==> inputs of v37 <==
==> flow/design.v <==
`timescale 1ns / 1ps
`default_nettype none
module counterModN #(
    parameter X = 5,   
    parameter N = 20   
) (
    input wire clk,       
    input wire ce,        
    input wire en,        
    input wire reset,     
    output reg [X-1:0] count  
);
    always @(posedge clk) begin
        if (reset) begin
            count <= 0;
        end else if (ce && en) begin
            if (count == N - 1) begin
                count <= 0;
            end else begin
                count <= count + 1;
            end
        end
    end
endmodule
`timescale 1ns / 1ps
`default_nettype none
module clockDivider #(
    parameter N = 500_000   
)(
    input wire clk,        
    input wire en,         
    input wire rst,        
    output reg clk_out,    
    output wire tick       
);
    wire [31:0] count;     
    counterModN #(.X(32), .N(N)) counterMod (
        .clk(clk),
        .ce(1'b1),
        .reset(rst),
        .en(en),
        .count(count)
    );
    assign tick = (count == N - 1) && !clk_out;
    always @(posedge clk) begin
        if (rst) begin
            clk_out <= 1'b0;
        end else if (count == N - 1) begin
            clk_out <= ~clk_out;
        end
    end
endmodule
`timescale 1ns / 1ps
`default_nettype none
module debouncer(
    input wire clk,        
    input wire ce,         
    input wire rst,        
    input wire in,         
    output wire out         
);
    reg q1, q2, q3;
    always @(posedge clk) begin
        if (rst) begin
            q1 <= 1'b0;
            q2 <= 1'b0;
            q3 <= 1'b0;
        end else if (ce) begin
            q1 <= in;
            q2 <= q1;
            q3 <= q2;
        end 
    end
    assign out = (rst == 1'b1) ? 1'b0 : (q1 & q2 & q3);
endmodule
`timescale 1ns / 1ps
`default_nettype none
module synchronizer(
    input wire clk,       
    input wire ce,        
    input wire rst,       
    input wire in,        
    output wire out       
);
    reg q1, q2;
    always @(posedge clk) begin
        if (rst) begin
            q1 <= 1'b0;
            q2 <= 1'b0;
        end else if (ce) begin
            q1 <= in;
            q2 <= q1;
        end
    end
    assign out = (rst) ? 1'b0 : q2;
endmodule
`timescale 1ns / 1ps
`default_nettype none
module shift_left_register(
    input wire        clk,     
    input wire        ce,      
    input wire        rst,     
    input wire        load,    
    input wire        en,      
    input wire [7:0]  Num,     
    output reg [15:0] Out      
);
    integer i;
    always @(posedge clk) begin
        if (rst) begin
            Out <= 16'b0;
        end else if (ce) begin
            if (load) begin
                Out <= {8'b0, Num};
            end else if (en) begin
                for (i = 15; i > 0; i = i - 1) begin
                    Out[i] <= Out[i - 1];
                end
                Out[0] <= 1'b0;
            end
        end
    end
endmodule
`timescale 1ns / 1ps
`default_nettype none
module shift_right_register(
    input wire clk,          
    input wire ce,           
    input wire rst,          
    input wire load,         
    input wire en,           
    input wire [7:0] Num,    
    output reg [7:0] Out     
);
    integer i;
    always @(posedge clk) begin
        if (rst) begin
            Out <= 8'b0;
        end else if (ce) begin
            if (load) begin
                Out <= Num;   
            end else if (en) begin
                for (i = 7; i > 0; i = i - 1) begin
                    Out[i - 1] <= Out[i];
                end
                Out[7] <= 1'b0;   
            end
        end
    end
endmodule
`timescale 1ns / 1ps
`default_nettype none
module CU(
    input wire b0,        
    input wire z,         
    input wire load,      
    output wire Psel,     
    output wire EP,       
    output wire EA,       
    output wire EB,       
    output wire LA,       
    output wire LB,       
    output wire RstP      
);
    assign Psel = b0;
    assign EP = (b0 & ~load);
    assign EA = (~z | load);
    assign EB = (~z | load);
    assign LA = load;
    assign LB = load;
    assign RstP = load;
endmodule
`timescale 1ns / 1ps
`default_nettype none
module BCD #(
    parameter W = 18   
)(
    input wire [W-1:0] bin,            
    output reg [W+(W-4)/3:0] bcd       
);
    integer i, j;
    always @(bin) begin
        for (i = 0; i <= W + (W-4)/3; i = i + 1) begin
            bcd[i] = 1'b0;
        end
        bcd[W-1:0] = bin;
        for (i = 0; i <= W - 4; i = i + 1) begin
            for (j = 0; j <= i / 3; j = j + 1) begin
                if (bcd[W - i + 4*j -: 4] > 4) begin                   
                    bcd[W - i + 4*j -: 4] = bcd[W - i + 4*j -: 4] + 4'd3;
                end
            end
        end
    end
endmodule
`timescale 1ns / 1ps
`default_nettype none
module seven_seg_decoder(
    input wire en,           
    input wire [3:0] num,    
    output reg [6:0] seg     
);
    always @ (num or en) begin
        if (en) begin
            case(num)
                4'd0: seg = 7'b1000000;   
                4'd1: seg = 7'b1111001;   
                4'd2: seg = 7'b0100100;   
                4'd3: seg = 7'b0110000;   
                4'd4: seg = 7'b0011001;   
                4'd5: seg = 7'b0010010;   
                4'd6: seg = 7'b0000010;   
                4'd7: seg = 7'b1111000;   
                4'd8: seg = 7'b0000000;   
                4'd9: seg = 7'b0010000;   
                default: seg = 7'b1111111;  
            endcase
        end else begin
            seg = 7'b1111111;   
        end
    end
endmodule
`timescale 1ns / 1ps
`default_nettype none
module seven_segment_scroller #(
    parameter DIV = 250000            
)(
    input wire clk,                   
    input wire reset,                 
    input wire button_left,           
    input wire button_right,          
    input wire [19:0] product,        
    input wire sign,                  
    output reg [6:0] seg,             
    output reg [3:0] an               
);
    wire slow_tick;                            
    wire slow_level;
    wire [1:0] switch_position;                
    wire debounced_button_left, debounced_button_right;
    wire final_button_left, final_button_right;
    wire [6:0] segment_internal[4:0];          
    reg [2:0] digit_selection;        
    clockDivider #(DIV) clk_divider (
        .clk(clk),
        .en(1'b1),
        .rst(reset),
        .clk_out(slow_level),
        .tick(slow_tick)
    );
    counterModN #(.X(2), .N(4)) position_counter (
        .clk(clk),
        .ce(slow_tick),
        .reset(reset),
        .en(1'b1),
        .count(switch_position)
    );
    debouncer btn_debouncer_left (
        .clk(clk),
        .ce(slow_tick),
        .rst(reset),
        .in(button_left),
        .out(debounced_button_left)
    );
    synchronizer btn_synchronizer_left (
        .clk(clk),
        .ce(slow_tick),
        .rst(reset),
        .in(debounced_button_left),
        .out(final_button_left)
    );
    debouncer btn_debouncer_right (
        .clk(clk),
        .ce(slow_tick),
        .rst(reset),
        .in(button_right),
        .out(debounced_button_right)
    );
    synchronizer btn_synchronizer_right (
        .clk(clk),
        .ce(slow_tick),
        .rst(reset),
        .in(debounced_button_right),
        .out(final_button_right)
    );
    reg button_right_old, button_left_old;
    reg button_right_raise, button_left_raise;  
    always @(posedge clk) begin
        if (reset) begin
            digit_selection <= 3'b000;
            button_right_old <= 0;
            button_left_old <= 0;
            button_right_raise <= 0;
            button_left_raise <= 0;
        end else if (slow_tick) begin
            button_right_raise <= (button_right_old != final_button_right && final_button_right == 1'b1);
            button_left_raise <= (button_left_old != final_button_left && final_button_left == 1'b1);
            button_right_old <= final_button_right;
            button_left_old <= final_button_left;
            if (button_right_raise) begin
                if (digit_selection > 0) begin
                    digit_selection <= digit_selection - 1;
                end
                button_right_raise <= 0;
            end
            if (button_left_raise) begin
                if (digit_selection < 2) begin
                    digit_selection <= digit_selection + 1;
                end
                button_left_raise <= 0;
            end
        end
    end
    seven_seg_decoder decoder_digit_0 (.en(1'b1), .num(product[3:0]), .seg(segment_internal[0]));
    seven_seg_decoder decoder_digit_1 (.en(1'b1), .num(product[7:4]), .seg(segment_internal[1]));
    seven_seg_decoder decoder_digit_2 (.en(1'b1), .num(product[11:8]), .seg(segment_internal[2]));
    seven_seg_decoder decoder_digit_3 (.en(1'b1), .num(product[15:12]), .seg(segment_internal[3]));
    seven_seg_decoder decoder_digit_4 (.en(1'b1), .num(product[19:16]), .seg(segment_internal[4]));
    always @(*) begin
        case (switch_position)
            2'b00: begin
                an = 4'b1110;
                seg = segment_internal[digit_selection];
            end
            2'b01: begin
                an = 4'b1101;
                seg = segment_internal[digit_selection + 1];
            end
            2'b10: begin
                an = 4'b1011;
                seg = segment_internal[digit_selection + 2];
            end
            2'b11: begin
                an = 4'b0111;
                if (sign == 1)
                    seg = 7'b0111111; 
                else
                    seg = 7'b1111111;
            end
            default: begin
                an = 4'b1111;
                seg = 7'b0000000;
            end
        endcase
    end
endmodule
`timescale 1ns / 1ps
`default_nettype none
module main #(
    parameter MAIN_DIV = 8,      
    parameter SCAN_DIV = 4       
)(
    input wire clk,
    input wire rst,    
    input wire btnC,   
    input wire btnL,   
    input wire btnR,   
    input wire [7:0] num1,   
    input wire [7:0] num2,   
    output wire [6:0] seg,            
    output wire [3:0] an,              
    output wire multiplicationFinished    
);
    wire dividedClock;   
    wire dividedTick;    
    clockDivider #(MAIN_DIV) clockDiv(
        .clk(clk),
        .rst(rst),
        .en(1'b1),
        .clk_out(dividedClock),
        .tick(dividedTick)
    );
    wire [7:0] num1Complement, num2Complement;
    wire [7:0] multiplier, multiplicand;
    wire [7:0] multiplicandShifted;
    wire [15:0] multiplierShifted;
    reg  [15:0] productReg;
    reg signReg;
    wire tempSign;
    wire [19:0] bcdOutput;
    wire [15:0] tempOutput;
    assign num1Complement = ~num1 + 1'b1;
    assign num2Complement = ~num2 + 1'b1;
    assign multiplier = (num1[7] == 1) ? num1Complement : num1;
    assign multiplicand = (num2[7] == 1) ? num2Complement : num2;
    wire enableDebounce, enableSync;
    debouncer debounceInst(
        .clk(clk),
        .ce(dividedTick),
        .rst(rst),
        .in(btnC),
        .out(enableDebounce)
    );
    synchronizer syncInst(
        .clk(clk),
        .ce(dividedTick),
        .rst(rst),
        .in(enableDebounce),
        .out(enableSync)
    );
    wire Psel, EP, EA, EB, LA, LB, RstP;
    shift_right_register shiftRightReg(
        .clk(clk),
        .ce(dividedTick),
        .rst(rst),
        .load(LB),
        .en(EB),
        .Num(multiplicand),
        .Out(multiplicandShifted)
    );
    shift_left_register shiftLeftReg(
        .clk(clk),
        .ce(dividedTick),
        .rst(rst),
        .load(LA),
        .en(EA),
        .Num(multiplier),
        .Out(multiplierShifted)
    );
    CU controlUnit(
        .b0(multiplicandShifted[0]),
        .z(multiplicationFinished),  
        .load(enableSync),
        .Psel(Psel),
        .EP(EP),
        .EA(EA),
        .EB(EB),
        .LA(LA),
        .LB(LB),
        .RstP(RstP)
    );
    assign multiplicationFinished = ~(multiplicandShifted[0] | multiplicandShifted[1] | multiplicandShifted[2] | multiplicandShifted[3] | multiplicandShifted[4] | multiplicandShifted[5] | multiplicandShifted[6] | multiplicandShifted[7]);
    always @(posedge clk) begin
        if (rst) begin
            productReg <= 16'b0;
            signReg <= 1'b0;
        end else if (!dividedTick) begin
            productReg <= productReg;
        end else if (RstP == 1) begin
            productReg <= 16'b0;
            signReg <= (num1[7] ^ num2[7]) && num1 != 0 && num2 != 0;
        end else if (EP == 1) begin
            productReg <= (Psel == 1) ? productReg + multiplierShifted : productReg;
        end else begin
            productReg <= productReg;
        end
    end
    assign tempOutput = productReg;
    assign tempSign = signReg;
    BCD #(16) bcdConverter(
        .bin(tempOutput),
        .bcd(bcdOutput)
    );
    seven_segment_scroller #(SCAN_DIV) sevenSegScroller(
        .clk(clk),
        .reset(rst | RstP),
        .button_left(btnL),
        .button_right(btnR),
        .product(bcdOutput),
        .sign(tempSign),
        .seg(seg),
        .an(an)
    );
endmodule
==> flow/run.sh <==
#!/bin/bash
# the make line also repeats each setting of config.mk as NAME=value (left out here)
make -C /OpenROAD-flow-scripts/flow DESIGN_CONFIG=/design/flow/config.mk WORK_HOME=/design/flow/orfs CLKGATE_MAP_FILE= finish
==> flow/config.mk <==
export PLATFORM = sky130hd
export DESIGN_NAME = main
export DESIGN_NICKNAME = main
export VERILOG_FILES = /design/flow/design.v
export SDC_FILE = /design/flow/constraint.sdc
export NUM_CORES = 4
export LEC_CHECK = 0
export ABC_AREA = 1
export CAP_MARGIN = 20
export CORE_ASPECT_RATIO = 0.5
export CORE_MARGIN = 2
export CORE_UTILIZATION = 40
export CTS_CLUSTER_DIAMETER = 172
export CTS_CLUSTER_SIZE = 100
export SLEW_MARGIN = 30
export TNS_END_PERCENT = 15
==> flow/constraint.sdc <==
create_clock -name core_clock -period 20.0 [get_ports {clk}]
set_input_delay 4.0000 -clock core_clock [delete_from_list [all_inputs] [get_ports {clk}]]
set_output_delay 4.0000 -clock core_clock [all_outputs]
set_load 0.01 [all_outputs]
==> inputs of v11, as changes to v37 <==
- CORE_ASPECT_RATIO: 0.5 -> default
- CORE_UTILIZATION: 40 -> 57
- CTS_CLUSTER_DIAMETER: 172 -> default
- CTS_CLUSTER_SIZE: 100 -> default
- PLACE_DENSITY: default -> 0.6
- SLEW_MARGIN: 30 -> 20
- TNS_END_PERCENT: 15 -> default
==> flow/constraint.sdc (replaced) <==
create_clock -name core_clock -period 7.72 [get_ports {clk}]
set_input_delay 1.5440 -clock core_clock [delete_from_list [all_inputs] [get_ports {clk}]]
set_output_delay 1.5440 -clock core_clock [all_outputs]
set_load 0.01 [all_outputs]
==> inputs of v25, as changes to v37 <==
- CORE_ASPECT_RATIO: 0.5 -> 1.97
- CORE_UTILIZATION: 40 -> 55
- CTS_CLUSTER_DIAMETER: 172 -> 163
==> results_dict.tcl <==
# metrics dict for downstream scripts
set metrics [dict create \
    wire_per_inst_microns 11.6 \
    cp.depth 72 \
    die_x_microns 256 \
    status "timing/DRC/antenna clean" \
    nNonClkBuffers 38 \
    met3_length_mm 1.23 \
    period_needed_ns 13.65 \
    post_cts_buffers 0 \
    finalWirelength_mm 29.8 \
    total_power_uw 623 \
    worstSetupEndpoint "seg[0]" \
]
# the run above: v37

==> results_dict.tcl <==
# metrics dict for downstream scripts
set metrics [dict create \
    status "finished with violations" \
    so.violations "setup timing" \
    cp.depth 83 \
    finalSetupViolCount 7 \
    post_cts_buffers 56 \
    fin_ws_ns -2.30 \
    period_needed_ns 10.02 \
    wire_per_inst_microns 13.8 \
    die_x_microns 153 \
]
# the run above: v11

==> results_dict.tcl <==
# metrics dict for downstream scripts
set metrics [dict create \
    status "timing/DRC/antenna clean" \
    finalWirelength_mm 31.5 \
    die_x_microns 112 \
    met3_length_microns 733 \
    worstSetupEndpoint "seg[5]" \
    period_needed_ns 13.64 \
]
# the run above: v25

